--- design/flow/config.mk ---
export PLATFORM = sky130hd
export DESIGN_NAME = chipmunk
export DESIGN_NICKNAME = chipmunk
export VERILOG_FILES = /design/flow/design.v
export SDC_FILE = /design/flow/constraint.sdc
export NUM_CORES = 4
export LEC_CHECK = 0
export ABC_AREA = 1
export CAP_MARGIN = 20
export CORE_MARGIN = 2
export CORE_UTILIZATION = 72
export CTS_CLUSTER_SIZE = 73
export PLACE_DENSITY_LB_ADDON = 0.28
export SETUP_SLACK_MARGIN = 0.62
export SLEW_MARGIN = 20
--- design/flow/constraint.sdc ---
create_clock -name core_clock -period 3.87 [get_ports {clk}]
set_input_delay 0.7740 -clock core_clock [delete_from_list [all_inputs] [get_ports {clk}]]
set_output_delay 0.7740 -clock core_clock [all_outputs]
set_load 0.01 [all_outputs]
--- design/flow/design.v ---
module chipmunk
	#(parameter addrSize = 12)
	(input clk,
	 input reset,
	 input [addrSize-1:0] startPC,
	 input [7:0] dataBus,
	 output [7:0] dataBusWrite,
	 output reg [addrSize-1:0] addrBus,
	 output weMem,
	 output done);
	reg [7:0] aReg;               
	reg [7:0] xReg;               
	reg [7:0] yReg;               
	reg [5:0] spReg;              
	reg [addrSize-1:0] pcReg;     
	reg [addrSize-1:0] pcRegAlt;  
	reg [addrSize-1:0] eaReg;     
	reg [7:0] dataReg;            
	wire [7:0] dataRegPlus = dataReg+1;  
	reg cFlagReg, zFlagReg, nFlagReg;
	reg [5:0] opcode;             
	reg [1:0] parameter_size;     
	reg [3:0] state;              
	reg finished;                 
	reg [7:0] dataBusOutput;        
	reg [3:0] nextState;            
	wire [7:0] addSubResult;        
	wire addSubCarryOut;
	wire [7:0] shifterResult;       
	wire shifterCarry;
	wire [7:0] bitOperationResult;  
	wire OpLoadA         = opcode[5:1] == 5'b00000;
	wire OpLoadX         = opcode[5:1] == 5'b00001;
	wire OpLoadY         = opcode[5:1] == 5'b00010;
	wire OpIncDecMem     = opcode[5:2] == 4'b0111 && opcode[0];
	wire OpRolRorMem     = (opcode == 6'b011001 || opcode == 6'b011011);
	wire OpIncDec        = opcode[5:1] == 5'b10101;
	wire OpInxDex        = opcode[5:1] == 5'b10110;
	wire OpInyDey        = opcode[5:1] == 5'b10111;
	wire OpSta           = opcode == 6'b100001;
	wire OpStx           = opcode == 6'b100011;
	wire OpSty           = opcode == 6'b100101;
	wire OpLdaY          = opcode == 6'b101000;
	wire OpStaY          = opcode == 6'b101001;
	wire OpIndexY        = opcode[5:1] == 5'b10100;  
	wire OpSetCarryFlag  = opcode[5:1] == 5'b00011;
	wire OpUseAdder      = opcode[5:3] == 3'b001;
	wire OpUseBitOp      = opcode[5:2] == 4'b0100;
	wire OpUseShifter    = opcode[5:2] == 4'b0110;
	wire OpAdderUseCarry = opcode[5:2] == 4'b0011;
	wire OpCpx           = opcode[5:1] == 5'b01011;
	wire OpCpy           = opcode == 6'b011100;
	wire OpDoCompare     = opcode[5:2] == 4'b0101 || OpCpy;
	wire OpSubtractInstead = OpDoCompare ||                           
	                         (opcode[5:3] == 3'b001 && opcode[1]) ||  
	                         (opcode[5:3] == 3'b101 && opcode[0]);    
	wire aluUseX         = OpCpx || OpInxDex;
	wire aluUseY         = OpCpy || OpInyDey;
	reg OpReadMemory;  
	wire OpReadMemory2   = dataBus[2] && !dataBus[7] && dataBus[7:2] != 6'b000111;  
	wire OpBranch        = opcode[5:3] == 3'b111;  
	wire flagsMatch      = (!opcode[2] && (!opcode[1] || (opcode[0] == nFlagReg)))     
                        || (opcode[2]  && ((!opcode[1] && (opcode[0] == zFlagReg))     
                                         || (opcode[1] && (opcode[0] == cFlagReg))));  
	wire BranchTaken     = OpBranch && flagsMatch;
	always @(posedge clk) begin
		if (!reset)
			finished <= 0;
		else if(state == 4'b0000 && dataBus == 8'h83)  
			finished <= 1;
	end
	always @(posedge clk) begin
		if (!reset)
			state <= 4'b0000;
		else 
			state <= nextState; 
	end
	always @(posedge clk) begin
		if (state == 4'b0000) begin
			opcode <= dataBus[7:2];
			parameter_size <= dataBus[1:0];
			eaReg <= 0;    
			OpReadMemory <= OpReadMemory2;
			dataReg <= (dataBus[7:3] == 5'b10101 || dataBus[7:3] == 5'b10110 || dataBus[7:3] == 5'b10111);
		end else if(state == 4'b0001) begin  
			dataReg <= dataBus;
			eaReg[7:0] <= dataBus;
		end else if(state == 4'b0010 || state == 4'b1111)  
			eaReg[addrSize-1:8] <= dataBus;
		else if(state == 4'b0101)  
			dataReg <= dataBus + (OpIncDecMem ? (opcode[1] ? 8'hff : 8'h01): 0);
		else if (state == 4'b0011 || state == 4'b0100)  
			eaReg <= eaReg + ((state == 4'b0100) ? yReg : xReg);
		else if (state == 4'b0111)  
			eaReg <= {{8{dataReg[7]}}, dataReg[7:0]} + pcReg;
		else if (state == 4'b1110)  
			eaReg[7:0] <= dataBus;
	end
	always @(posedge clk) begin
		if (!reset)
			spReg <= 6'b111111;
		else if (state == 4'b1100 ||
		        (state == 4'b0000 &&
					((dataBus[7:5] == 3'b110 && dataBus[2])  
					|| (dataBus[7:2] == 6'b100111))  
				))
			spReg <= spReg + 1'b1;  
		else if (state == 4'b1000 || state == 4'b1010 || state == 4'b1011)
			spReg <= spReg - 1'b1;  
	end
	wire [7:0] aluLeft = aluUseX ? xReg : (aluUseY ? yReg : aReg);
	assign { addSubCarryOut, addSubResult } = 
		OpAdderUseCarry ? (OpSubtractInstead ?  
			aluLeft + {1'b0, ~dataReg[7:0]} + cFlagReg
			: aluLeft + dataReg + cFlagReg)
		: (OpSubtractInstead ?  
			aluLeft + {1'b0, ~dataReg[7:0]} + 1'b1  
			: aluLeft + dataReg);
	assign bitOperationResult = opcode[1] ? (aReg ^ dataReg) : ~(aReg | dataReg);
	wire [7:0] shifterLeft = opcode[0] ? dataReg : aReg;
	assign shifterResult = opcode[1] ?  
			(shifterLeft >> 1) | ((opcode[0] && cFlagReg) ? 8'b10000000 : 8'b00000000)  
			:(shifterLeft << 1) | ((opcode[0] && cFlagReg) ? 8'b00000001 : 8'b00000000);
	assign shifterCarry = opcode[1] ? shifterLeft[0] : shifterLeft[7];
	always @(posedge clk) begin
		if (state == 4'b0110) begin
			if (OpLoadA || OpLdaY)  
				aReg <= dataReg;
			else if (OpUseAdder || OpIncDec)  
				aReg <= addSubResult;
			else if (OpUseBitOp)  
				aReg <= bitOperationResult;
			else if (OpUseShifter && !opcode[0])  
				aReg <= shifterResult;
			else if (opcode == 6'b100100 || opcode == 6'b100110)  
				aReg <= xReg;
		end else if(state == 4'b1001 && opcode[2:1] == 2'b01)  
			aReg <= dataBus;
	end
	always @(posedge clk) begin
		if (state == 4'b0110) begin
			if (OpLoadX)  
				xReg <= dataReg;
			else if(OpInxDex)  
				xReg <= addSubResult;
			else if (opcode == 6'b100010 || opcode == 6'b100110)  
				xReg <= aReg;
		end else if(state == 4'b1001 && opcode[2:1] == 2'b10)  
			xReg <= dataBus;
	end
	always @(posedge clk) begin
		if (state == 4'b0110) begin
			if (OpLoadY)  
				yReg <= dataReg;
			else if(OpInyDey)  
				yReg <= addSubResult;
		end else if(state == 4'b1001 && opcode[2:1] == 2'b11)  
			yReg <= dataBus;
	end
	always @(posedge clk) begin
		if (state == 4'b0110) begin
			if (OpSetCarryFlag)  
				cFlagReg <= opcode[0];
			else if (OpUseAdder || OpDoCompare || OpIncDec || OpInxDex || OpInyDey) begin  
				nFlagReg <= addSubResult[7];
				zFlagReg <= (addSubResult == 8'b00000000) ? 1 : 0;
				if (OpUseAdder || OpDoCompare)  
					cFlagReg <= addSubCarryOut;
			end else if(OpUseBitOp) begin
				nFlagReg <= bitOperationResult[7];
				zFlagReg <= (bitOperationResult == 8'b00000000) ? 1 : 0;
			end else if(OpUseShifter) begin
				nFlagReg <= shifterResult[7];
				zFlagReg <= (shifterResult == 8'b00000000) ? 1 : 0;
				cFlagReg <= shifterCarry;
			end else if(OpLoadA || OpLoadX || OpLoadY || OpIncDecMem) begin
				nFlagReg <= dataReg[7];
				zFlagReg <= (dataReg == 8'b00000000) ? 1 : 0;
			end
		end else if(state == 4'b1001 && opcode[2:1] == 2'b00)
			{nFlagReg, zFlagReg, cFlagReg} <= dataBus[2:0];
	end
	always @(posedge clk) begin
		if (!reset)
			pcReg <= startPC; 
		else if(state == 4'b0000 || state == 4'b0001 || state == 4'b0010)
			pcReg <= pcReg + 1'b1;
		else if(state == 4'b0110 && BranchTaken) begin
			pcRegAlt <= pcReg;                  
			pcReg <= eaReg;
		end else if(state == 4'b1100) begin
			pcRegAlt[7:0] <= dataBus;           
		end else if(state == 4'b1101) begin
			pcReg <= {pcRegAlt[7:0], dataBus};  
		end
	end
	always @* begin
		case (state)
			4'b0101, 4'b0110:  
				addrBus <= eaReg;
			4'b1000, 4'b1001, 4'b1010, 4'b1011, 4'b1100, 4'b1101: 
				addrBus <= { {(addrSize-9){1'b0}}, 1'b1, 1'b1, 1'b1, spReg };  
			4'b0000, 4'b0001, 4'b0010:  
				addrBus <= pcReg;
			4'b1110:
				addrBus <= {{(addrSize-8){1'b0}}, dataReg};
			4'b1111:
				addrBus <= {{(addrSize-8){1'b0}}, dataRegPlus};
			default:
				addrBus <= {addrSize{1'b0}};
		endcase
	end
	always @* begin
		if (state == 4'b0110 && (OpSta || OpStaY))
			dataBusOutput <= aReg;
		else if (state == 4'b0110 && OpStx)
			dataBusOutput <= xReg;
		else if (state == 4'b0110 && OpSty)
			dataBusOutput <= yReg;
		else if (state == 4'b0110 && OpRolRorMem)  
			dataBusOutput <= shifterResult;
		else if (state == 4'b0110 && OpIncDecMem)  
			dataBusOutput <= dataReg;
		else if (state == 4'b1000)  
			dataBusOutput <= (opcode[2:1] == 2'b00) ? {1'b0, 1'b0, 1'b0, 1'b0, 1'b0, nFlagReg, zFlagReg, cFlagReg} :
			                 (opcode[2:1] == 2'b01) ? aReg :
			                 (opcode[2:1] == 2'b10) ? xReg :
			                 yReg;
		else if (state == 4'b1010)
			dataBusOutput <= pcRegAlt[7:0];
		else if (state == 4'b1011)
			dataBusOutput <= { {(16-addrSize){1'b0}}, pcRegAlt[addrSize-1:8] };
		else
			dataBusOutput <= 8'b00000000;
	end
	wire writeCycle =  ((state == 4'b0110 && (OpSta || OpStx || OpSty || OpStaY || OpIncDecMem || OpRolRorMem)) || state == 4'b1000 || state == 4'b1010 || state == 4'b1011);
	assign weMem = !writeCycle;  
	assign dataBusWrite = dataBusOutput;  
	assign done = finished;
	always @* begin		
		case (state)
			4'b0000:
				nextState = (dataBus[7:2] == 6'b100111) ? 4'b1100 :
					((dataBus[7:5] == 3'b110 && !dataBus[2]) ? 4'b1000 : 
					((dataBus[7:5] == 3'b110 && dataBus[2]) ? 4'b1001 :
					(dataBus[0] || dataBus[1]) ? 4'b0001 :
					(OpReadMemory2 ? 4'b0101 : 4'b0110)));
			4'b0001:
				nextState = parameter_size[1] ? 4'b0010 :   
				           (OpReadMemory ? 4'b0101 :     
				           (OpBranch ? 4'b0111 :          
				           (OpIndexY ? 4'b1110 :                 
				           4'b0110)));                         
			4'b0010:
				nextState = parameter_size[0] ? 4'b0011 :         
				(OpReadMemory ? 4'b0101 :                
				(OpIndexY ? 4'b0100 :                             
				4'b0110));
			4'b0011:
				nextState = OpReadMemory ? 4'b0101 : 4'b0110;
			4'b0101, 4'b0111:               
				nextState = 4'b0110;
			4'b0110:
				nextState = (BranchTaken && opcode[2:0] == 3'b001) ? 4'b1010 : 4'b0000;  
			4'b1011, 4'b1101, 4'b1001, 4'b1000:
				nextState = 4'b0000;
			4'b0100:
				nextState = OpLdaY ? 4'b0101 : 4'b0110;
			4'b1100:
				nextState = 4'b1101;
			4'b1010:
				nextState = 4'b1011;
			4'b1110:  
				nextState = 4'b1111;
			4'b1111:  
				nextState = 4'b0100;
		endcase
	end
endmodule
--- design/flow/run.sh ---
#!/bin/bash
# the make line also repeats each setting of config.mk as NAME=value (left out here)
make -C /OpenROAD-flow-scripts/flow DESIGN_CONFIG=/design/flow/config.mk WORK_HOME=/design/flow/orfs CLKGATE_MAP_FILE= finish
==> qor.yml, run 1 <==
htree_levels: 3
die_w_um: 122
fp_util_pct: 72.9
top_area_cell: "edfxtp_1"
ys_chip_area_um2: 10000
synthFlopType: "edfxtp_1"
ios: 44
coreArea_um2: 13700
clockRootBuffer: "clkbuf_16"
cts_buffer_depth: 2
lastStage: "global routing"
place_inst: 1762
synthArstFlopShare_pct: 0
simple_gate_area_share_pct: 28.7
port_buffers: 43
synth_seq_share_pct: 27.4
syn_nets: 1619
synth.avg_cell_area_um2: 6.53
edf_count: 68
place_area_um2: 10900
common_cells: "nand2_1 (355), inv_1 (187), o21ai_0 (170), nor2_1 (128), a21oi_1 (119)"
die_h_um: 122
rows: 43
cts_hold_buf: 0
status: "did not finish"
syn_area_um2: 10000
synth_flops: 103
yosysMostFrequentCell: "nand2_1"
topCellsByArea: "edfxtp_1 (20%), nand2_1 (13%), o21ai_0 (8.5%), ha_1 (7.6%), inv_1 (7.0%)"
tool.error: "[ERROR GRT-0232] Routing congestion too high. Check the congestion heatmap in the GUI."
dieArea_um2: 14800
hpwl_um: 28600
clock-sinks: 103
top_area_share_pct: 20.4
topCombFamilyByArea: "simple AND/OR/NAND/NOR gates"
globalRouteTotalUtil_pct: 92.5
xor_share_pct: 1.40
fa_ha_area_share_pct: 8.84
numCtsBuffers: 9
ys_types: 50
mux_area_share_pct: 0.501
ys_cells: 1530
syn_inst: 1530
yosys_warnings: 1
aoi_share_pct: 23.1
gp_congestion: 1.23
grt_overflow: 458
==> through the flow <==
step / total power [mW] / hold slack (ns) / setup slack (ns) / setup TNS, ns / utilization (%)
after CTS: 4.24 / 0.461 / 0.294 / 0 / 87.1
after detailed placement: 3.02 / 0.450 / -0.126 / -0.270 / 79.5
after global placement: 2.96 / 0.442 / 0.101 / 0 / 79.5
after floorplan: 2.47 / 0.429 / 0.407 / 0 / -
==> metal layers <==
layer  overflow  GRT usage, %
met3         14          79.9
met4        132           101
met5          1          48.3
met2        286           107
met1         25          88.0
==> repair_timing <==
action / CTS
pin swaps: 37
setup buffers: 48
endpoints found under the setup margin: 40
gates resized: 130
==> run 2, diff against run 1 <==
- ABC_AREA: 1 -> default
- CAP_MARGIN: 20 -> 15
- CELL_PAD_IN_SITES_DETAIL_PLACEMENT: default -> 2
- CORE_ASPECT_RATIO: default -> 0.55
- CORE_UTILIZATION: 72 -> 67
- CTS_CLUSTER_DIAMETER: default -> 286
- CTS_CLUSTER_SIZE: 73 -> 51
- GPL_ROUTABILITY_DRIVEN: default -> 1
- GPL_TIMING_DRIVEN: default -> 0
- HOLD_SLACK_MARGIN: default -> -0.05
- MAX_ROUTING_LAYER: default -> met5
- MIN_ROUTING_LAYER: default -> met1
- PLACE_DENSITY_LB_ADDON: 0.28 -> default
- SETUP_SLACK_MARGIN: 0.62 -> 0.66
- SLEW_MARGIN: 20 -> 15
- TNS_END_PERCENT: default -> 45
- clock period: 3.87 -> 2.98 ns (I/O delays scaled with it)
==> qor.yml, run 2 <==
status: "did not finish"
lastStage: "detailed placement"
tool.error: "[ERROR DPL-0033] detailed placement checks failed during check placement."
edf_count: 68
port_buffers: 42
dieArea_um2: 16500
yosys_warnings: 1
syn_nets: 1369
ios: 44
synthFlopType: "edfxtp_1"
mux_area_share_pct: 10.0
fp_util_pct: 69.1
die_h_um: 96.2
common_cells: "nand2_1 (119), nor2_1 (114), a21oi_1 (93), o21ai_0 (91), edfxtp_1 (68)"
ys_types: 90
synth_seq_share_pct: 26.5
synth.avg_cell_area_um2: 8.09
topCellsByArea: "edfxtp_1 (20%), ha_1 (7.4%), dfxtp_1 (6.8%), mux2i_1 (5.6%), a21oi_1 (4.5%)"
fa_ha_area_share_pct: 8.53
coreArea_um2: 15000
xor_share_pct: 5.15
aoi_share_pct: 24.5
gp_congestion: 1.16
top_area_cell: "edfxtp_1"
syn_inst: 1280
syn_area_um2: 10400
topCombFamilyByArea: "AND-OR/OR-AND gates"
synth_flops: 103
synthArstFlopShare_pct: 0
yosysMostFrequentCell: "nand2_1"
ys_cells: 1280
rows: 33
die_w_um: 172
top_area_share_pct: 19.7
simple_gate_area_share_pct: 19.6
ys_chip_area_um2: 10400
## run 2: through the flow
step	total power, mW	hold WS, ns
floorplan	3.30	0.456
global placement	3.92	0.453
==> run 3, diff against run 2 <==
- CAP_MARGIN: 15 -> 20
- CELL_PAD_IN_SITES_DETAIL_PLACEMENT: 2 -> default
- CELL_PAD_IN_SITES_GLOBAL_PLACEMENT: default -> 3
- CORE_ASPECT_RATIO: 0.55 -> 1.1
- CORE_MARGIN: 2 -> 8
- CORE_UTILIZATION: 67 -> 40
- CTS_CLUSTER_DIAMETER: 286 -> default
- CTS_CLUSTER_SIZE: 51 -> 58
- GPL_ROUTABILITY_DRIVEN: 1 -> 0
- HOLD_SLACK_MARGIN: -0.05 -> default
- MAX_ROUTING_LAYER: met5 -> default
- MIN_ROUTING_LAYER: met1 -> default
- PLACE_DENSITY: default -> 0.78
- SETUP_SLACK_MARGIN: 0.66 -> 1.3
- SLEW_MARGIN: 15 -> 20
- TNS_END_PERCENT: 45 -> default
- clock period: 2.98 -> 5.0 ns (I/O delays scaled with it)
==> qor.yml, run 3 <==
status: "complete, no violations"
reg2reg_slack_ns: 0.1
ys_chip_area_um2: 10400
rsz0062_at_grt: "yes"
path_cells: "buf_6, buf_12, buf_12, o31ai_4, and3_4, buf_8, mux2i_2, o21ai_2, ha_2, fa_2, a211oi_4, o21bai_4, a21o_1, a2111oi_4, nand4b_1, mux2i_2, or2_1, mux2_4, o311ai_4"
die_h_um: 185
r2r_cells: 19
synth_seq_share_pct: 26.5
clock_net_power_mw: 0.745
worst_setup_path_end_kind: "flip-flop"
cp_slowest_cell: "edfxtp_1"
viasPerCell: 6.20
min_from: "finished$_SDFFE_PN0P_"
rows: 61
critical_path.endpoint: "nFlagReg$_DFFE_PP_"
max_cap_viol_count: 0
htree_levels: 3
mux_area_share_pct: 10.0
intPower_mw: 2.09
clockRootBuffer: "clkbuf_16"
syn_nets: 1369
aoi_share_pct: 24.5
cts_tree: "done"
drt_iter0_markers: 1193
topCellsByArea: "edfxtp_1 (20%), ha_1 (7.4%), dfxtp_1 (6.8%), mux2i_1 (5.6%), a21oi_1 (4.5%)"
synthArstFlopShare_pct: 0
dp_slack_ns: -0.649
port_buffers: 42
p_comb_share_pct: 49.7
globalRouteTotalUtil_pct: 29.1
grt_antenna_before_repair: 1
final_area_um2: 13500
finalWorstSetupSlack_ns: 0.0995
power_leader: "combinational cells"
place_area_um2: 11300
hold_end: "finished$_SDFFE_PN0P_"
die_w_um: 169
simple_gate_area_share_pct: 19.6
sw_frac_of_total_pct: 41.7
ys_types: 90
crit_buf_inv: 4
drt.antenna.violating_nets: 0
warnings: 40
startpoint_type: "flip-flop"
synthFlopType: "edfxtp_1"
wl_per_cell_um: 25.9
max_stage_delay_ns: 0.46
fa_ha_area_share_pct: 8.53
critical_path_depth: 19
drc_errors: 0
numCtsBuffers: 9
hold_class: "flip-flop to flip-flop"
grt_overflow: 0
syn_inst: 1280
top_area_share_pct: 19.7
ys_cells: 1280
xor_share_pct: 5.15
hpwl_um: 34400
antennaDiodeCount: 0
syn_area_um2: 10400
fin_crit_sh_pct: 98.0
grt_start_max_net_pins: 20
reg2reg_from: "opcode[0]$_DFFE_PP_"
edf_count: 68
critPathTopFamily: "AND-OR/OR-AND gates"
max_slew_margin_pct: 13.7
critical_path_class: "flip-flop to flip-flop"
yosysMostFrequentCell: "nand2_1"
min_path_cells: 1
finalHoldViolations: 0
crit_required_ns: 5.18
drv_slew: 0
grt_pass1_wl_um: 68000
topCombFamilyByArea: "AND-OR/OR-AND gates"
ios: 44
cp_max_fo: 6
top_area_cell: "edfxtp_1"
power_density_nw_per_um2: 264
num_vias: 11100
yosys_warnings: 1
fp_util_pct: 40.9
wl_um: 46300
clock-sinks: 103
powerComb_mw: 1.78
ir_worst_vdd_mv: 0.178
clkPwrFrac_pct: 20.8
finalSetupViolCount: 0
rr_endpoint: "nFlagReg$_DFFE_PP_"
skew_ns: 0.0223
nets: 1526
synth.avg_cell_area_um2: 8.09
fin_crit_ns: 4.90
coreArea_um2: 25300
first_pass_iters: 6
seqPwrFrac_pct: 29.5
area_growth_pct: 30.9
startpoint: "opcode[0]$_DFFE_PP_"
holdWs_ns: 0.500
grt_pass1_vias: 10500
cp_data_arrival_time_ns: 5.08
dieArea_um2: 31300
clock_latency_ns: 0.37
clkSlewWorstSetupHoldPaths_ns: 0.09
power.switching_mw: 1.49
synth_flops: 103
common_cells: "nand2_1 (119), nor2_1 (114), a21oi_1 (93), o21ai_0 (91), edfxtp_1 (68)"
cts_hold_buf: 0
power_leakage_nw: 5.30
fmax_mhz: 204
cts_buffer_depth: 2
powerSeq_mw: 1.06
tightest_slew_ns: 1.29
-- run 3: area by class of cell --
cell class                      count  area (um^2)
Clock inverter                      6         62.6
Fill cell                        2450        11800
Tap cell                          346          433
Multi-Input combinational cell   1029         7960
Buffer                             90          603
Clock buffer                       10          229
Sequential cell                   103         2750
Timing Repair Buffer              146         1270
Inverter                           58          240
-- run 3: metrics by stage --
| step | power (mW) | cells | setup TNS [ns] | utilization, % |
|---|---|---|---|---|
| floorplan | 1.94 | 1280 | 0 | - |
| global placement | 2.39 | 1668 | -4.51 | 44.7 |
| detailed placement | 2.39 | 1668 | -4.44 | 44.7 |
| CTS | 3.33 | 1736 | 0 | 49.8 |
| global route | 3.73 | 1788 | -0.0251 | 53.5 |
| finish | 3.58 | 1788 | 0 | 53.5 |
-- run 3: per-layer routing --
layer  vias to the layer above  wire, um  global-route usage, %
met5                         -         9                      0
met3                       134      2530                   3.36
met4                         2      2410                   14.2
met2                       473     22200                   49.1
li1                       5067         -                      -
met1                      5417     19200                   36.3
-- run 3: repair_timing --
action,CTS,global route
resized,216,139
cloned,0,1
endpoints found under the setup margin,52,49
setup buffers,52,51
pin swaps,46,47
==> run 4, diff against run 3 <==
- ABC_AREA: default -> 1
- CELL_PAD_IN_SITES_GLOBAL_PLACEMENT: 3 -> default
- CORE_ASPECT_RATIO: 1.1 -> default
- CORE_MARGIN: 8 -> 2
- CORE_UTILIZATION: 40 -> 24
- CTS_CLUSTER_DIAMETER: default -> 25
- CTS_CLUSTER_SIZE: 58 -> 73
- GPL_ROUTABILITY_DRIVEN: 0 -> default
- GPL_TIMING_DRIVEN: 0 -> default
- HOLD_SLACK_MARGIN: default -> 0.1
- MAX_ROUTING_LAYER: default -> met4
- PLACE_DENSITY: 0.78 -> default
- PLACE_DENSITY_LB_ADDON: default -> 0.01
- SETUP_SLACK_MARGIN: 1.3 -> 1.47
- SLEW_MARGIN: 20 -> 40
- clock period: 5.0 -> 5.09 ns (I/O delays scaled with it)
==> qor.yml, run 4 <==
warnings: 37
max_stage_delay_ns: 0.49
synth_flops: 103
numCtsBuffers: 9
edf_count: 68
grt_start_max_net_pins: 32
topCombFamilyByArea: "simple AND/OR/NAND/NOR gates"
fin_crit_ns: 3.69
wl_per_cell_um: 24.4
skew_ns: 0.0156
clock-sinks: 103
fin_crit_sh_pct: 72.5
nets: 1753
clockRootBuffer: "clkbuf_16"
hpwl_um: 41400
max_slew_margin_pct: 39.5
ys_chip_area_um2: 10000
yosysMostFrequentCell: "nand2_1"
tightest_slew_ns: 0.904
startpoint_type: "flip-flop"
synthArstFlopShare_pct: 0
synth.avg_cell_area_um2: 6.53
globalRouteTotalUtil_pct: 25.3
syn_inst: 1530
startpoint: "opcode[2]$_DFFE_PP_"
grt.met2_usage_pct: 42.5
met1_usage_pct: 30.9
min_from: "finished$_SDFFE_PN0P_"
seqPwrFrac_pct: 30.2
hold_end: "finished$_SDFFE_PN0P_"
drv_slew: 0
aoi_share_pct: 23.1
powerSeq_mw: 1.03
reg2reg_slack_ns: 1.40
die_w_um: 208
final_area_um2: 12800
drt.antenna.violating_nets: 0
first_pass_iters: 5
num-fill-cells: 4626
rsz0062_at_grt: "yes"
fp_util_pct: 24.4
topCellsByArea: "edfxtp_1 (20%), nand2_1 (13%), o21ai_0 (8.5%), ha_1 (7.6%), inv_1 (7.0%)"
drt_iter0_markers: 810
reg2reg_from: "opcode[2]$_DFFE_PP_"
finalHoldViolations: 0
clkPwrFrac_pct: 22.0
intPower_mw: 1.90
grt_pass1_wl_um: 77500
holdWs_ns: 0.455
dieArea_um2: 43300
synth_seq_share_pct: 27.4
common_cells: "nand2_1 (355), inv_1 (187), o21ai_0 (170), nor2_1 (128), a21oi_1 (119)"
num_vias: 11400
cts_tree: "done"
crit_buf_inv: 5
fin_total_pwr_mw: 3.41
antennaDiodeCount: 0
yosys_warnings: 1
status: "complete, no violations"
drc_errors: 0
power_leader: "combinational cells"
crit_required_ns: 5.23
ys_cells: 1530
crit_top_cell: "nand2_1"
r2r_cells: 25
power_leakage_nw: 5.41
power_density_nw_per_um2: 267
min_path_cells: 2
cp_slowest_cell: "fa_1"
port_buffers: 43
grt_pass1_vias: 11200
ys_types: 50
powerComb_mw: 1.63
ir_worst_vdd_mv: 0.216
gp_congestion: 0.937
finalSetupTns_ns: 0
grt_overflow: 0
busiest_layer: "met2"
critical_path_class: "flip-flop to flip-flop"
worst_setup_path_end_kind: "flip-flop"
sw_frac_of_total_pct: 44.2
critPathTopFamily: "simple AND/OR/NAND/NOR gates"
grt.met3_usage_pct: 2.52
ios: 44
syn_nets: 1619
cts_hold_buf: 0
fa_ha_area_share_pct: 8.84
power.switching_mw: 1.51
top_area_cell: "edfxtp_1"
p_comb_share_pct: 47.8
fmax_mhz: 271
place_area_um2: 11200
mux_area_share_pct: 0.501
xor_share_pct: 1.40
synthFlopType: "edfxtp_1"
viasPerCell: 5.19
area_growth_pct: 27.7
syn_area_um2: 10000
top_area_share_pct: 20.4
finalSetupViolCount: 0
cp_max_fo: 5
die_h_um: 208
coreArea_um2: 41000
rows: 74
htree_levels: 3
max_cap_viol_count: 0
critical_path_depth: 25
simple_gate_area_share_pct: 28.7
grt_antenna_before_repair: 0
clock_latency_ns: 0.39
rr_endpoint: "zFlagReg$_DFFE_PP_"
critical_path.endpoint: "zFlagReg$_DFFE_PP_"
cp_data_arrival_time_ns: 3.83
hold_class: "flip-flop to flip-flop"
wl_um: 53700
clkSlewWorstSetupHoldPaths_ns: 0.08
cts_buffer_depth: 2
clock_net_power_mw: 0.750
==> run 4: what timing repair did <==
item,4_1_cts,5_1_grt
gates resized,119,116
setup buffers,50,34
pin swaps,14,37
gates cloned,0,2
endpoints found under the setup margin,49,38
==> run 4: per-stage QoR <==
| stage | worst slack [ns] | utilization, % | cells |
|---|---|---|---|
| global placement | 0.261 | 27.3 | 2099 |
| detailed placement | 0.539 | 27.4 | 2099 |
| floorplan | 1.49 | - | 1530 |
| finish | 1.40 | 31.1 | 2201 |
| CTS | 1.30 | 29.8 | 2165 |
| global route | 1.19 | 31.1 | 2201 |
==> run 4: final cells by class <==
type                       instances  area, um^2  share of cell area [%]
clock buffer                      11         253                    1.98
tap                              532         666                    5.21
multi-input combinational       1171        6800                    53.3
sequential                       103        2740                    21.5
inverter                         206         817                    6.40
timing repair buffer             173        1450                    11.4
clock inverter                     5        37.5                   0.294
==> run 4: layer usage <==
| metal | part of all wire, % | vias up |
|---|---|---|
| met5 | 0 | - |
| met4 | 4.7 | 0 |
| met2 | 48 | 356 |
| li1 | - | 5501 |
| met1 | 43 | 5467 |
| met3 | 4.0 | 100 |
==> run 5, diff against run 4 <==
- ABC_AREA: 1 -> default
- CORE_UTILIZATION: 24 -> 11
- CTS_CLUSTER_DIAMETER: 25 -> default
- CTS_CLUSTER_SIZE: 73 -> default
- HOLD_SLACK_MARGIN: 0.1 -> default
- MAX_ROUTING_LAYER: met4 -> default
- PLACE_DENSITY_LB_ADDON: 0.01 -> default
- SETUP_SLACK_MARGIN: 1.47 -> default
- SLEW_MARGIN: 40 -> 20
- clock period: 5.09 -> 6.57 ns (I/O delays scaled with it)
==> qor.yml, run 5 <==
finalWorstSetupSlack_ns: 1.21
simple_gate_area_share_pct: 19.6
path_cells: "inv_1, nand2_1, o22ai_1, and2_1, o21ai_0, ha_1, fa_1, xor2_2, o2111ai_1, or4_4, o31a_1, nor3_1, o21ba_1, nor3_1, or3b_1, a21oi_2"
syn_inst: 1280
grt_antenna_before_repair: 8
clockRootBuffer: "clkbuf_16"
yosys_warnings: 1
clock_net_power_mw: 0.514
p_comb_share_pct: 41.6
fin_crit_ns: 5.36
intPower_mw: 1.37
startpoint_type: "flip-flop"
aoi_share_pct: 24.5
cts_tree: "done"
synth_flops: 103
min_from: "parameter_size[0]$_DFFE_PP_"
drt_iter0_markers: 1521
powerSeq_mw: 0.827
viasPerCell: 4.06
cts_resized: 0
power_leader: "combinational cells"
status: "complete, no violations"
cp_max_fo: 21
synth.avg_cell_area_um2: 8.09
reg2reg_from: "opcode[3]$_DFFE_PP_"
nets: 1360
dieArea_um2: 96600
common_cells: "nand2_1 (119), nor2_1 (114), a21oi_1 (93), o21ai_0 (91), edfxtp_1 (68)"
fa_ha_area_share_pct: 8.53
skew_ns: 0.0200
worst_setup_path_end_kind: "flip-flop"
die_h_um: 311
synth_seq_share_pct: 26.5
cp_slowest_cell: "edfxtp_1"
fin_total_pwr_mw: 2.29
critPathTopFamily: "simple AND/OR/NAND/NOR gates"
hold_end: "state[12]$_DFF_P_"
clock_latency_ns: 0.37
hpwl_um: 30600
cp_data_arrival_time_ns: 5.59
rr_endpoint: "yReg[7]$_DFFE_PP_"
power_leakage_nw: 4.38
xor_share_pct: 5.15
power_density_nw_per_um2: 184
first_pass_iters: 9
hold_class: "flip-flop to flip-flop"
seqPwrFrac_pct: 36.1
cts_hold_buf: 0
yosysMostFrequentCell: "nand2_1"
finalSetupTns_ns: 0
comb_area_um2: 7060
area_growth_pct: 20.7
rsz0062_at_grt: "no"
r2r_cells: 16
ios: 44
clkPwrFrac_pct: 22.4
mux_area_share_pct: 10.0
seq_area_um2: 2740
power.switching_mw: 0.924
num-fill-cells: 10700
grt_pass1_wl_um: 60500
sw_frac_of_total_pct: 40.3
edf_count: 68
clkSlewWorstSetupHoldPaths_ns: 0.08
drt.antenna.violating_nets: 0
drv_slew: 0
grt_start_max_net_pins: 40
finalHoldViolations: 0
crit_top_cell: "nor3_1"
top_area_share_pct: 19.7
htree_levels: 3
ys_cells: 1280
dp_slack_ns: 1.32
globalRouteTotalUtil_pct: 8.03
crit_required_ns: 6.80
fmax_mhz: 187
max_stage_delay_ns: 0.67
grt_pass1_vias: 9473
min_path_cells: 1
cts_buffer_depth: 2
synthFlopType: "edfxtp_1"
critical_path.endpoint: "yReg[7]$_DFFE_PP_"
max_slew_margin_pct: 27.2
crit_buf_inv: 1
finalSetupViolCount: 0
gp_congestion: 0.935
grt_overflow: 0
warnings: 35
ys_chip_area_um2: 10400
startpoint: "opcode[3]$_DFFE_PP_"
topCombFamilyByArea: "AND-OR/OR-AND gates"
syn_area_um2: 10400
powerComb_mw: 0.954
tightest_slew_ns: 1.09
postCtsSetupBuffers: 0
ir_worst_vdd_mv: 0.123
critical_path_depth: 16
die_w_um: 311
wl_per_cell_um: 15.9
wl_um: 40300
antennaDiodeCount: 0
ys_types: 90
fin_crit_sh_pct: 81.5
rows: 112
topCellsByArea: "edfxtp_1 (20%), ha_1 (7.4%), dfxtp_1 (6.8%), mux2i_1 (5.6%), a21oi_1 (4.5%)"
max_cap_viol_count: 0
numCtsBuffers: 9
port_buffers: 43
reg2reg_slack_ns: 1.21
coreArea_um2: 93300
top_area_cell: "edfxtp_1"
synthArstFlopShare_pct: 0
fp_util_pct: 11.1
drc_errors: 0
critical_path_class: "flip-flop to flip-flop"
num_vias: 10300
syn_nets: 1369
clock-sinks: 103
## run 5: per-stage QoR
step | hold WS, ns | utilization (%) | area, um^2 | cells
6_report | 0.508 | 13.4 | 12500 | 2530
5_1_grt | 0.525 | 13.4 | 12500 | 2530
4_1_cts | 0.512 | 13.4 | 12500 | 2530
3_5_place_dp | 0.492 | 13.1 | 12200 | 2514
3_3_place_gp | 0.475 | 13.1 | 12200 | 2514
2_1_floorplan | 0.452 | - | 10400 | 1280
## run 5: cell type report
class	instances	area share, %
Clock inverter	6	0.290
Sequential cell	103	22.0
Multi-Input combinational cell	1029	56.6
Clock buffer	10	1.83
Inverter	58	1.74
Tap cell	1254	12.6
Timing Repair Buffer	70	5.07
## run 5: routing by layer
layer	global-route usage, %	routed length, um	vias to the layer above
met1	11.2	17400	4830
met3	2.03	4470	87
met4	2.50	1180	12
li1	-	-	4717
met2	12.0	17200	617
met5	0	86	-
==> run 6, diff against run 5 <==
- CELL_PAD_IN_SITES_DETAIL_PLACEMENT: default -> 2
- CELL_PAD_IN_SITES_GLOBAL_PLACEMENT: default -> 2
- CORE_ASPECT_RATIO: default -> 1.88
- CORE_UTILIZATION: 11 -> 24
- CTS_CLUSTER_DIAMETER: default -> 285
- CTS_CLUSTER_SIZE: default -> 66
- HOLD_SLACK_MARGIN: default -> 0.1
- MAX_ROUTING_LAYER: default -> met5
- PLACE_DENSITY: default -> 0.41
- SLEW_MARGIN: 20 -> 30
- clock period: 6.57 -> 5.63 ns (I/O delays scaled with it)
==> qor.yml, run 6 <==
status: "complete, no violations"
min_path_cells: 1
edf_count: 68
topCellsByArea: "edfxtp_1 (20%), ha_1 (7.4%), dfxtp_1 (6.8%), mux2i_1 (5.6%), a21oi_1 (4.5%)"
simple_gate_area_share_pct: 19.6
hold_class: "flip-flop to flip-flop"
top_area_share_pct: 19.7
first_pass_iters: 4
grt_antenna_before_repair: 0
yosys_warnings: 1
synthArstFlopShare_pct: 0
powerSeq_mw: 0.954
place_area_um2: 11800
drt.antenna.violating_nets: 0
area_growth_pct: 17.3
syn_nets: 1369
tightest_slew_ns: 0.899
crit_top_cell: "buf_4"
reg2reg_from: "opcode[5]$_DFFE_PP_"
powerComb_mw: 1.35
final_area_um2: 12100
comb_area_um2: 7100
fin_crit_ns: 5.31
clkSlewWorstSetupHoldPaths_ns: 0.09
syn_inst: 1280
fp_util_pct: 24.3
fin_total_pwr_mw: 3.02
syn_area_um2: 10400
drt_iter0_markers: 503
die_w_um: 155
num-fill-cells: 4929
grt.met3_usage_pct: 1.91
fa_ha_area_share_pct: 8.53
cp_data_arrival_time_ns: 5.52
nets: 1423
ir_worst_vdd_mv: 0.160
drc_errors: 0
r2r_cells: 18
synth_seq_share_pct: 26.5
xor_share_pct: 5.15
wl_per_cell_um: 32.7
clock_net_power_mw: 0.720
busiest_layer: "met2"
critical_path_class: "flip-flop to flip-flop"
sw_frac_of_total_pct: 43.5
critPathTopFamily: "AND-OR/OR-AND gates"
synthFlopType: "edfxtp_1"
clockRootBuffer: "clkbuf_16"
port_buffers: 43
cts_buffer_depth: 2
startpoint_type: "flip-flop"
ys_chip_area_um2: 10400
finalHoldViolations: 0
finalSetupTns_ns: 0
instances_no_fill: 1869
critical_path_depth: 18
cts_tree: "done"
reg2reg_slack_ns: 0.32
clock_latency_ns: 0.39
clkPwrFrac_pct: 23.8
dp_slack_ns: 0.152
grt.met2_usage_pct: 56.5
aoi_share_pct: 24.5
crit_required_ns: 5.84
power_leakage_nw: 4.70
synth_flops: 103
wl_um: 61100
die_h_um: 289
numCtsBuffers: 9
power_leader: "combinational cells"
antennaDiodeCount: 0
skew_ns: 0.0210
warnings: 37
seqPwrFrac_pct: 31.6
ios: 44
topCombFamilyByArea: "AND-OR/OR-AND gates"
cp_slowest_cell: "fa_1"
power_density_nw_per_um2: 249
max_stage_delay_ns: 0.49
mux_area_share_pct: 10.0
rr_endpoint: "nFlagReg$_DFFE_PP_"
max_slew_margin_pct: 39.6
seq_area_um2: 2740
max_cap_viol_count: 0
coreArea_um2: 42700
place_inst: 1852
viasPerCell: 5.69
hold_end: "finished$_SDFFE_PN0P_"
startpoint: "opcode[5]$_DFFE_PP_"
crit_buf_inv: 2
rows: 104
power.switching_mw: 1.32
top_area_cell: "edfxtp_1"
holdWs_ns: 0.482
cts_hold_buf: 0
num_vias: 10600
path_cells: "buf_4, nand2b_1, o31ai_1, and3_2, buf_4, mux2i_1, o21ai_0, ha_1, fa_1, a211oi_4, o21bai_1, a21o_1, a2111oi_4, nand4b_1, mux2i_2, or2_1, mux2_1, o311ai_1"
min_from: "finished$_SDFFE_PN0P_"
cp_max_fo: 8
fin_crit_sh_pct: 94.4
clock-sinks: 103
fin_util_pct: 28.5
intPower_mw: 1.71
globalRouteTotalUtil_pct: 27.6
gp_congestion: 0.885
critical_path.endpoint: "nFlagReg$_DFFE_PP_"
ys_types: 90
grt_pass1_wl_um: 86500
drv_slew: 0
yosysMostFrequentCell: "nand2_1"
hpwl_um: 49700
htree_levels: 3
fmax_mhz: 188
finalSetupViolCount: 0
dieArea_um2: 44900
finalWorstSetupSlack_ns: 0.317
grt_overflow: 0
ys_cells: 1280
grt_start_max_net_pins: 39
met1_usage_pct: 25.3
worst_setup_path_end_kind: "flip-flop"
p_comb_share_pct: 44.6
grt_pass1_vias: 11600
common_cells: "nand2_1 (119), nor2_1 (114), a21oi_1 (93), o21ai_0 (91), edfxtp_1 (68)"
synth.avg_cell_area_um2: 8.09
-- run 6: repair_timing --
| action | in CTS | in global routing |
|---|---|---|
| endpoints found under the setup margin | 0 | 5 |
| resized | 0 | 9 |
| buffers inserted | 0 | 1 |
-- run 6: metal layers --
layer / wire, um / vias up
li1: - / 4826
met1: 20000 / 5498
met2: 35600 / 180
met3: 805 / 124
met4: 4690 / 0
met5: 0 / -
-- run 6: area by class of cell --
type	instances	area share [%]
Multi-Input combinational cell	1029	58.5
Sequential cell	103	22.6
Clock inverter	6	0.505
Tap cell	530	5.46
Timing Repair Buffer	133	9.11
Inverter	58	1.79
Clock buffer	10	2.06
==> run 7, diff against run 6 <==
- ABC_AREA: default -> 1
- CELL_PAD_IN_SITES_DETAIL_PLACEMENT: 2 -> default
- CELL_PAD_IN_SITES_GLOBAL_PLACEMENT: 2 -> default
- CORE_ASPECT_RATIO: 1.88 -> default
- CORE_UTILIZATION: 24 -> 68
- CTS_CLUSTER_DIAMETER: 285 -> 231
- CTS_CLUSTER_SIZE: 66 -> 15
- HOLD_SLACK_MARGIN: 0.1 -> 0.29
- MAX_ROUTING_LAYER: met5 -> default
- PLACE_DENSITY: 0.41 -> default
- PLACE_DENSITY_LB_ADDON: default -> 0.11
- SETUP_SLACK_MARGIN: default -> 0.79
- SLEW_MARGIN: 30 -> 20
- clock period: 5.63 -> 2.72 ns (I/O delays scaled with it)
==> qor.yml, run 7 <==
syn_area_um2: 10000
dieArea_um2: 15700
lastStage: "clock tree synthesis"
ys_cells: 1530
port_buffers: 43
synthFlopType: "edfxtp_1"
mux_area_share_pct: 0.501
syn_inst: 1530
gp_congestion: 1.18
top_area_share_pct: 20.4
die_w_um: 125
yosys_warnings: 1
simple_gate_area_share_pct: 28.7
synth_seq_share_pct: 27.4
hpwl_um: 32900
synth.avg_cell_area_um2: 6.53
coreArea_um2: 14400
fp_util_pct: 69.3
syn_nets: 1619
aoi_share_pct: 23.1
edf_count: 68
tool.error: "[ERROR DPL-0033] detailed placement checks failed during check placement."
rows: 44
common_cells: "nand2_1 (355), inv_1 (187), o21ai_0 (170), nor2_1 (128), a21oi_1 (119)"
top_area_cell: "edfxtp_1"
fa_ha_area_share_pct: 8.84
status: "did not finish"
ys_chip_area_um2: 10000
die_h_um: 125
ios: 44
place_area_um2: 12600
topCellsByArea: "edfxtp_1 (20%), nand2_1 (13%), o21ai_0 (8.5%), ha_1 (7.6%), inv_1 (7.0%)"
synthArstFlopShare_pct: 0
xor_share_pct: 1.40
yosysMostFrequentCell: "nand2_1"
ys_types: 50
topCombFamilyByArea: "simple AND/OR/NAND/NOR gates"
synth_flops: 103
-- run 7: per-stage QoR --
step                std cells  hold WS, ns  setup WS [ns]  total power, mW  utilization, %
floorplan                1530        0.435         -0.736             3.58               -
global placement         1950        0.443         -0.912             4.67            87.2
detailed placement       1950        0.443          -1.12             4.79            87.2
==> run 8, diff against run 7 <==
- ABC_AREA: 1 -> default
- CELL_PAD_IN_SITES_DETAIL_PLACEMENT: default -> 1
- CORE_ASPECT_RATIO: default -> 1.45
- CORE_MARGIN: 2 -> 7
- CORE_UTILIZATION: 68 -> 21
- CTS_CLUSTER_DIAMETER: 231 -> 158
- CTS_CLUSTER_SIZE: 15 -> 59
- GPL_ROUTABILITY_DRIVEN: default -> 1
- HOLD_SLACK_MARGIN: 0.29 -> default
- PLACE_DENSITY_LB_ADDON: 0.11 -> default
- SETUP_SLACK_MARGIN: 0.79 -> 0.52
- clock period: 2.72 -> 3.27 ns (I/O delays scaled with it)
==> qor.yml, run 8 <==
synth_flops: 103
max_cap_viol_count: 0
ys_chip_area_um2: 10400
area_growth_pct: 49.6
powerComb_mw: 3.30
cp_data_arrival_time_ns: 4.80
fmax_mhz: 220
hpwl_um: 37400
tightest_slew_ns: 1.19
startpoint_type: "flip-flop"
intPower_mw: 3.56
port_buffers: 43
wl_per_cell_um: 23.6
numCtsBuffers: 9
yosys_warnings: 1
fa_ha_area_share_pct: 8.53
edf_count: 68
critPathTopFamily: "AND-OR/OR-AND gates"
cp_max_fo: 5
syn_inst: 1280
powerSeq_mw: 1.60
simple_gate_area_share_pct: 19.6
min_path_cells: 2
drv_slew: 0
max_stage_delay_ns: 0.51
fin_crit_sh_pct: 139
grt_pass1_vias: 12800
fin_crit_ns: 4.55
rsz0062_at_grt: "yes"
holdWs_ns: 0.510
status: "complete, but fails checks"
warnings: 38
cts_tree: "done"
yosysMostFrequentCell: "nand2_1"
sw_frac_of_total_pct: 40.6
hold_class: "flip-flop to flip-flop"
finalSetupTns_ns: -25.44
crit_required_ns: 3.52
clock-sinks: 103
viasPerCell: 5.42
num_vias: 11900
aoi_share_pct: 24.5
syn_nets: 1369
rr_endpoint: "yReg[7]$_DFFE_PP_"
so_faults: "negative setup slack"
htree_levels: 3
first_pass_iters: 6
power_leakage_nw: 6.23
power_leader: "combinational cells"
topCombFamilyByArea: "AND-OR/OR-AND gates"
clock_latency_ns: 0.39
finalWorstSetupSlack_ns: -1.28
cts_buffer_depth: 2
ios: 44
min_from: "spReg[5]$_SDFFE_PN1P_"
crit_buf_inv: 2
die_h_um: 281
crit_top_cell: "mux2i_2"
clockRootBuffer: "clkbuf_16"
synthFlopType: "edfxtp_1"
ir_worst_vdd_mv: 0.265
ys_cells: 1280
mux_area_share_pct: 10.0
synth_seq_share_pct: 26.5
grt_overflow: 0
grt_start_max_net_pins: 37
grt_antenna_before_repair: 1
globalRouteTotalUtil_pct: 17.6
power_density_nw_per_um2: 387
dieArea_um2: 55800
gp_congestion: 0.934
ys_types: 90
power.switching_mw: 2.44
drc_errors: 0
seqPwrFrac_pct: 26.6
clkSlewWorstSetupHoldPaths_ns: 0.08
reg2reg_slack_ns: -1.28
nets: 1641
hold_end: "spReg[5]$_SDFFE_PN1P_"
dp_slack_ns: -1.30
startpoint: "opcode[5]$_DFFE_PP_"
critical_path.endpoint: "yReg[7]$_DFFE_PP_"
critical_path_depth: 18
finalHoldViolations: 0
coreArea_um2: 48500
p_comb_share_pct: 55.0
top_area_cell: "edfxtp_1"
cp_slowest_cell: "a2111oi_2"
topCellsByArea: "edfxtp_1 (20%), ha_1 (7.4%), dfxtp_1 (6.8%), mux2i_1 (5.6%), a21oi_1 (4.5%)"
path_cells: "nand2b_4, o31ai_4, and3_4, buf_12, mux2i_2, o21ai_2, ha_4, fa_2, a211oi_4, buf_4, o21bai_4, a2111oi_2, a2111oi_4, nand4b_1, mux2i_2, nor3_2, or3b_1, a21oi_2"
critical_path_class: "flip-flop to flip-flop"
wl_um: 52000
top_area_share_pct: 19.7
finalSetupViolCount: 32
rows: 97
syn_area_um2: 10400
xor_share_pct: 5.15
synthArstFlopShare_pct: 0
worst_setup_path_end_kind: "flip-flop"
grt_pass1_wl_um: 75900
drt.antenna.violating_nets: 0
drt_iter0_markers: 902
die_w_um: 198
clock_net_power_mw: 1.10
common_cells: "nand2_1 (119), nor2_1 (114), a21oi_1 (93), o21ai_0 (91), edfxtp_1 (68)"
skew_ns: 0.0132
synth.avg_cell_area_um2: 8.09
reg2reg_from: "opcode[5]$_DFFE_PP_"
r2r_cells: 18
max_slew_margin_pct: 20.5
clkPwrFrac_pct: 18.4
fp_util_pct: 21.3
-- run 8: routing by layer --
metal  share of wire, %  global-route usage (%)
met5                  0                       0
met4                 10                    14.9
met3                5.6                    3.37
met2                 50                    31.5
met1                 34                    17.5
-- run 8: cell type report --
cell class                      count  area, um^2
Multi-Input combinational cell   1029        8350
Fill cell                        5668       33100
Timing Repair Buffer              351        3080
Clock inverter                      3        18.8
Clock buffer                       13         254
Sequential cell                   103        2760
Tap cell                          643         805
Inverter                           58         225
Antenna cell                        1        2.50
-- run 8: timing repair --
item                       CTS  global route
buffers inserted            59            24
hold buffers                 0             0
gates resized              325           126
pin swaps                   96            61
gates cloned                 2             0
setup endpoints to repair   78            83
-- run 8: through the flow --
step / total power, mW / utilization [%] / std cells / area, um^2
floorplan: 2.98 / - / 1280 / 10500
global placement: 3.98 / 27.0 / 2099 / 13100
detailed placement: 4.07 / 27.0 / 2099 / 13100
CTS: 5.54 / 30.4 / 2176 / 14800
global route: 6.21 / 31.9 / 2200 / 15500
finish: 6.00 / 31.9 / 2201 / 15500
==> run 9, diff against run 8 <==
- CELL_PAD_IN_SITES_DETAIL_PLACEMENT: 1 -> default
- CORE_ASPECT_RATIO: 1.45 -> default
- CORE_MARGIN: 7 -> 2
- CORE_UTILIZATION: 21 -> 72
- CTS_CLUSTER_DIAMETER: 158 -> default
- CTS_CLUSTER_SIZE: 59 -> default
- GPL_ROUTABILITY_DRIVEN: 1 -> default
- SETUP_SLACK_MARGIN: 0.52 -> default
- clock period: 3.27 -> 4.23 ns (I/O delays scaled with it)
==> qor.yml, run 9 <==
synthArstFlopShare_pct: 0
path_cells: "buf_4, nand2b_1, o22ai_1, and2_4, buf_4, o21ai_1, ha_1, buf_4, nor3b_2, buf_4, o31ai_1, nand4_1, and3_4, xnor2_1, mux2i_1, or4bb_4, o311ai_4"
max_cap_viol_count: 0
die_w_um: 124
drc_errors: 0
holdWs_ns: 0.487
rows: 43
synth_flops: 103
max_slew_margin_pct: 19.5
crit_buf_inv: 4
globalRouteTotalUtil_pct: 54.4
warnings: 40
so_faults: "negative setup slack"
seqPwrFrac_pct: 30.5
grt_overflow: 0
dp_slack_ns: -0.254
wl_per_cell_um: 27.3
p_comb_share_pct: 48.6
cp_slowest_cell: "o31ai_1"
mux_area_share_pct: 10.0
reg2reg_from: "opcode[4]$_DFFE_PP_"
min_path_cells: 1
rsz0062_at_grt: "yes"
power_density_nw_per_um2: 330
clkSlewWorstSetupHoldPaths_ns: 0.07
cts_tree: "done"
tightest_slew_ns: 1.20
synthFlopType: "edfxtp_1"
fa_ha_area_share_pct: 8.53
status: "complete, but fails checks"
power_leakage_nw: 5.00
hpwl_um: 28400
fp_util_pct: 74.0
worst_setup_path_end_kind: "flip-flop"
grt_pass1_wl_um: 62100
clock_net_power_mw: 0.855
crit_top_cell: "buf_4"
startpoint: "opcode[4]$_DFFE_PP_"
ios: 44
fin_crit_sh_pct: 108
cp_data_arrival_time_ns: 4.76
clockRootBuffer: "clkbuf_16"
synth.avg_cell_area_um2: 8.09
finalHoldViolations: 0
coreArea_um2: 14000
hold_class: "flip-flop to flip-flop"
topCellsByArea: "edfxtp_1 (20%), ha_1 (7.4%), dfxtp_1 (6.8%), mux2i_1 (5.6%), a21oi_1 (4.5%)"
clkPwrFrac_pct: 20.8
crit_required_ns: 4.43
viasPerCell: 7.73
num_vias: 12100
grt_antenna_before_repair: 3
syn_inst: 1280
xor_share_pct: 5.15
power_leader: "combinational cells"
critical_path_depth: 17
clock_latency_ns: 0.37
top_area_cell: "edfxtp_1"
aoi_share_pct: 24.5
die_h_um: 124
skew_ns: 0.0111
critical_path.endpoint: "zFlagReg$_DFFE_PP_"
startpoint_type: "flip-flop"
nets: 1473
numCtsBuffers: 9
fin_crit_ns: 4.56
yosysMostFrequentCell: "nand2_1"
min_from: "finished$_SDFFE_PN0P_"
place_area_um2: 11700
grt_pass1_vias: 11400
yosys_warnings: 1
fin_total_pwr_mw: 4.11
area_growth_pct: 20.2
clock-sinks: 103
drv_slew: 0
ir_worst_vdd_mv: 0.274
drt.antenna.violating_nets: 0
power.switching_mw: 1.71
critPathTopFamily: "simple AND/OR/NAND/NOR gates"
common_cells: "nand2_1 (119), nor2_1 (114), a21oi_1 (93), o21ai_0 (91), edfxtp_1 (68)"
rr_endpoint: "zFlagReg$_DFFE_PP_"
reg2reg_slack_ns: -0.33
num-fill-cells: 720
final_area_um2: 12400
dieArea_um2: 15400
hold_end: "finished$_SDFFE_PN0P_"
port_buffers: 43
wl_um: 42900
simple_gate_area_share_pct: 19.6
first_pass_iters: 22
ys_types: 90
powerSeq_mw: 1.25
fmax_mhz: 219
r2r_cells: 17
cp_max_fo: 7
syn_area_um2: 10400
ys_chip_area_um2: 10400
intPower_mw: 2.40
drt_iter0_markers: 2447
htree_levels: 3
topCombFamilyByArea: "AND-OR/OR-AND gates"
finalWorstSetupSlack_ns: -0.330
finalSetupViolCount: 16
max_stage_delay_ns: 0.63
gp_congestion: 1.12
top_area_share_pct: 19.7
ys_cells: 1280
sw_frac_of_total_pct: 41.6
edf_count: 68
critical_path_class: "flip-flop to flip-flop"
cts_buffer_depth: 2
powerComb_mw: 2.00
grt_start_max_net_pins: 36
syn_nets: 1369
synth_seq_share_pct: 26.5
## run 9: timing repair
item | in CTS | in global routing
hold buffers | 0 | 0
resized | 28 | 52
setup endpoints to repair | 10 | 24
buffers inserted | 8 | 5
pin swaps | 13 | 28
## run 9: final cells by class
cell class / count / area [um^2] / area share [%]
clock buffer: 10 / 229 / 1.84
timing repair buffer: 183 / 1510 / 12.2
inverter: 58 / 218 / 1.75
multi-input combinational: 1029 / 7450 / 59.9
antenna: 1 / 2.50 / 0.0201
clock inverter: 6 / 62.6 / 0.503
tap: 180 / 225 / 1.81
sequential: 103 / 2740 / 22.0
## run 9: through the flow
stage          util, %  TNS (ns)  std cells
5_1_grt           88.9     -6.32       1569
2_1_floorplan        -     -1.36       1280
3_5_place_dp      83.6     -1.34       1543
3_3_place_gp      83.6    -0.355       1543
4_1_cts           87.0   -0.0732       1567
6_report          89.0     -2.40       1570
## run 9: layer usage
layer | vias to the layer above | wire length, um | global-route usage (%)
li1 | 4967 | - | -
met1 | 5417 | 13500 | 60.6
met2 | 1247 | 17800 | 78.7
met3 | 501 | 6990 | 25.6
met4 | 4 | 4590 | 44.8
met5 | - | 45 | 0
==> run 10, diff against run 9 <==
- CORE_UTILIZATION: 72 -> 40
- clock period: 4.23 -> 5.36 ns (I/O delays scaled with it)
==> qor.yml, run 10 <==
status: "complete, no violations"
clkPwrFrac_pct: 24.5
hold_end: "finished$_SDFFE_PN0P_"
yosys_warnings: 1
power_leader: "combinational cells"
cp_max_fo: 13
drv_slew: 0
startpoint_type: "flip-flop"
grt_pass1_vias: 9539
coreArea_um2: 25300
grt_antenna_before_repair: 0
cp_data_arrival_time_ns: 3.92
sw_frac_of_total_pct: 38.9
xor_share_pct: 5.15
ios: 44
num_vias: 10300
critical_path.endpoint: "dataBusWrite[3]"
fin_crit_sh_pct: 93.2
busiest_layer: "met2"
htree_levels: 3
port_buffers: 43
wl_per_cell_um: 23.7
nets: 1377
rows: 58
clkSlewWorstSetupHoldPaths_ns: 0.07
gp_congestion: 0.974
hold_class: "flip-flop to flip-flop"
fin_util_pct: 45.4
skew_ns: 0.0128
top_area_share_pct: 19.7
syn_nets: 1369
clock_latency_ns: 0.37
clockRootBuffer: "clkbuf_16"
grt_start_max_net_pins: 38
syn_inst: 1280
globalRouteTotalUtil_pct: 28.6
min_from: "finished$_SDFFE_PN0P_"
worst_setup_path_end_kind: "output port"
max_slew_margin_pct: 28.7
max_stage_delay_ns: 0.61
cts_hold_buf: 0
crit_required_ns: 4.29
drt_iter0_markers: 1305
area_growth_pct: 11.0
viasPerCell: 6.33
syn_area_um2: 10400
cts_buffer_depth: 2
critical_path_class: "flip-flop to output port"
synth_flops: 103
grt_pass1_wl_um: 58100
p_comb_share_pct: 41.9
rsz0062_at_grt: "no"
drt.antenna.violating_nets: 0
r2r_cells: 16
topCellsByArea: "edfxtp_1 (20%), ha_1 (7.4%), dfxtp_1 (6.8%), mux2i_1 (5.6%), a21oi_1 (4.5%)"
finalHoldViolations: 0
fa_ha_area_share_pct: 8.53
top_area_cell: "edfxtp_1"
finalSetupTns_ns: 0
grt_overflow: 0
topCombFamilyByArea: "AND-OR/OR-AND gates"
fmax_mhz: 200
fp_util_pct: 40.9
numCtsBuffers: 9
tightest_slew_ns: 1.06
critPathTopFamily: "simple AND/OR/NAND/NOR gates"
ir_worst_vdd_mv: 0.124
antennaDiodeCount: 0
power.switching_mw: 1.12
die_w_um: 165
wl_um: 38400
hpwl_um: 28500
drc_errors: 0
ys_types: 90
max_cap_viol_count: 0
fin_total_pwr_mw: 2.89
simple_gate_area_share_pct: 19.6
clock-sinks: 103
grt.met3_usage_pct: 7.13
cts_tree: "done"
powerComb_mw: 1.21
common_cells: "nand2_1 (119), nor2_1 (114), a21oi_1 (93), o21ai_0 (91), edfxtp_1 (68)"
reg2reg_slack_ns: 0.49
path_cells: "buf_4, nand2_1, nor3_1, buf_4, nand2_1, nor2_1, a21oi_1, a211oi_1, a21oi_1, o21ai_0, mux2_2, clkdlybuf4s50_1"
rr_endpoint: "xReg[6]$_DFFE_PP_"
crit_buf_inv: 3
first_pass_iters: 5
num-fill-cells: 2513
grt.met2_usage_pct: 41.6
dieArea_um2: 27200
die_h_um: 165
startpoint: "opcode[3]$_DFFE_PP_"
intPower_mw: 1.77
met1_usage_pct: 40.5
yosysMostFrequentCell: "nand2_1"
synthFlopType: "edfxtp_1"
clock_net_power_mw: 0.709
critical_path_depth: 12
fin_crit_ns: 4.99
edf_count: 68
seqPwrFrac_pct: 33.6
synth_seq_share_pct: 26.5
power_leakage_nw: 4.46
ys_chip_area_um2: 10400
ys_cells: 1280
min_path_cells: 1
reg2reg_from: "opcode[5]$_DFFE_PP_"
mux_area_share_pct: 10.0
warnings: 35
powerSeq_mw: 0.971
finalSetupViolCount: 0
cp_slowest_cell: "nor3_1"
power_density_nw_per_um2: 252
synthArstFlopShare_pct: 0
synth.avg_cell_area_um2: 8.09
aoi_share_pct: 24.5
run 10: through the flow:
step | instance area, um^2 | hold slack [ns] | instances | setup slack [ns]
after global routing | 11500 | 0.544 | 1623 | 0.0561
after floorplan | 10400 | 0.452 | 1280 | 0.432
after CTS | 11500 | 0.509 | 1623 | 0.412
final | 11500 | 0.509 | 1623 | 0.366
after global placement | 11200 | 0.480 | 1607 | 0.607
after detailed placement | 11200 | 0.484 | 1607 | 0.527
run 10: area by class of cell:
cell class,instances,area (um^2),share of cell area (%)
clock buffer,14,265,2.31
clock inverter,2,38.8,0.338
inverter,58,218,1.89
multi-input combinational,1029,7050,61.4
sequential,103,2740,23.9
tap,330,413,3.59
timing repair buffer,87,761,6.62
run 10: routing by layer:
metal | part of all wire (%) | up-vias
met5 | 0 | -
met3 | 11 | 97
met1 | 44 | 4877
met4 | 3.8 | 0
met2 | 42 | 547
li1 | - | 4747
run 10: repair_timing:
item                                    4_1_cts  5_1_grt
setup buffers                                 0        0
endpoints found under the setup margin        0        4
gates resized                                 0        2
==> run 11, diff against run 10 <==
- ABC_AREA: default -> 1
- CORE_UTILIZATION: 40 -> 68
- CTS_CLUSTER_DIAMETER: default -> 365
- CTS_CLUSTER_SIZE: default -> 95
- PLACE_DENSITY: default -> 0.36
- clock period: 5.36 -> 3.25 ns (I/O delays scaled with it)
==> qor.yml, run 11 <==
cts_buffer_depth: 2
clockRootBuffer: "clkbuf_16"
ys_types: 50
syn_nets: 1619
hpwl_um: 30800
rows: 44
grt_overflow: 256
numCtsBuffers: 9
ys_chip_area_um2: 10000
die_w_um: 125
simple_gate_area_share_pct: 28.7
dieArea_um2: 15700
fp_util_pct: 69.3
top_area_share_pct: 20.4
common_cells: "nand2_1 (355), inv_1 (187), o21ai_0 (170), nor2_1 (128), a21oi_1 (119)"
synthArstFlopShare_pct: 0
place_inst: 1877
aoi_share_pct: 23.1
syn_inst: 1530
globalRouteTotalUtil_pct: 87.2
gp_congestion: 1.28
ys_cells: 1530
synth_seq_share_pct: 27.4
cts_hold_buf: 0
dp_slack_ns: -0.515
topCellsByArea: "edfxtp_1 (20%), nand2_1 (13%), o21ai_0 (8.5%), ha_1 (7.6%), inv_1 (7.0%)"
synthFlopType: "edfxtp_1"
yosysMostFrequentCell: "nand2_1"
status: "did not finish"
clock-sinks: 103
synth_flops: 103
place_area_um2: 11700
fa_ha_area_share_pct: 8.84
lastStage: "global routing"
syn_area_um2: 10000
top_area_cell: "edfxtp_1"
yosys_warnings: 1
tool.error: "[ERROR GRT-0232] Routing congestion too high. Check the congestion heatmap in the GUI."
die_h_um: 125
edf_count: 68
xor_share_pct: 1.40
mux_area_share_pct: 0.501
port_buffers: 43
ios: 44
topCombFamilyByArea: "simple AND/OR/NAND/NOR gates"
htree_levels: 3
coreArea_um2: 14400
synth.avg_cell_area_um2: 6.53
## run 11: layer usage
metal | GRT usage, % | overflow
met5 | 52.3 | 1
met4 | 89.4 | 96
met2 | 99.9 | 133
met1 | 86.2 | 13
met3 | 74.9 | 13
## run 11: what timing repair did
item,4_1_cts
pin swaps,64
endpoints found under the setup margin,38
resized,162
setup buffers,45
## run 11: metrics by stage
stage          TNS, ns  utilization (%)
2_1_floorplan    -1.62                -
3_5_place_dp     -9.54             81.4
3_3_place_gp     -5.10             81.4
4_1_cts          -2.81             88.6
Power figures rest on the tool's default switching activity, not on a simulated workload.
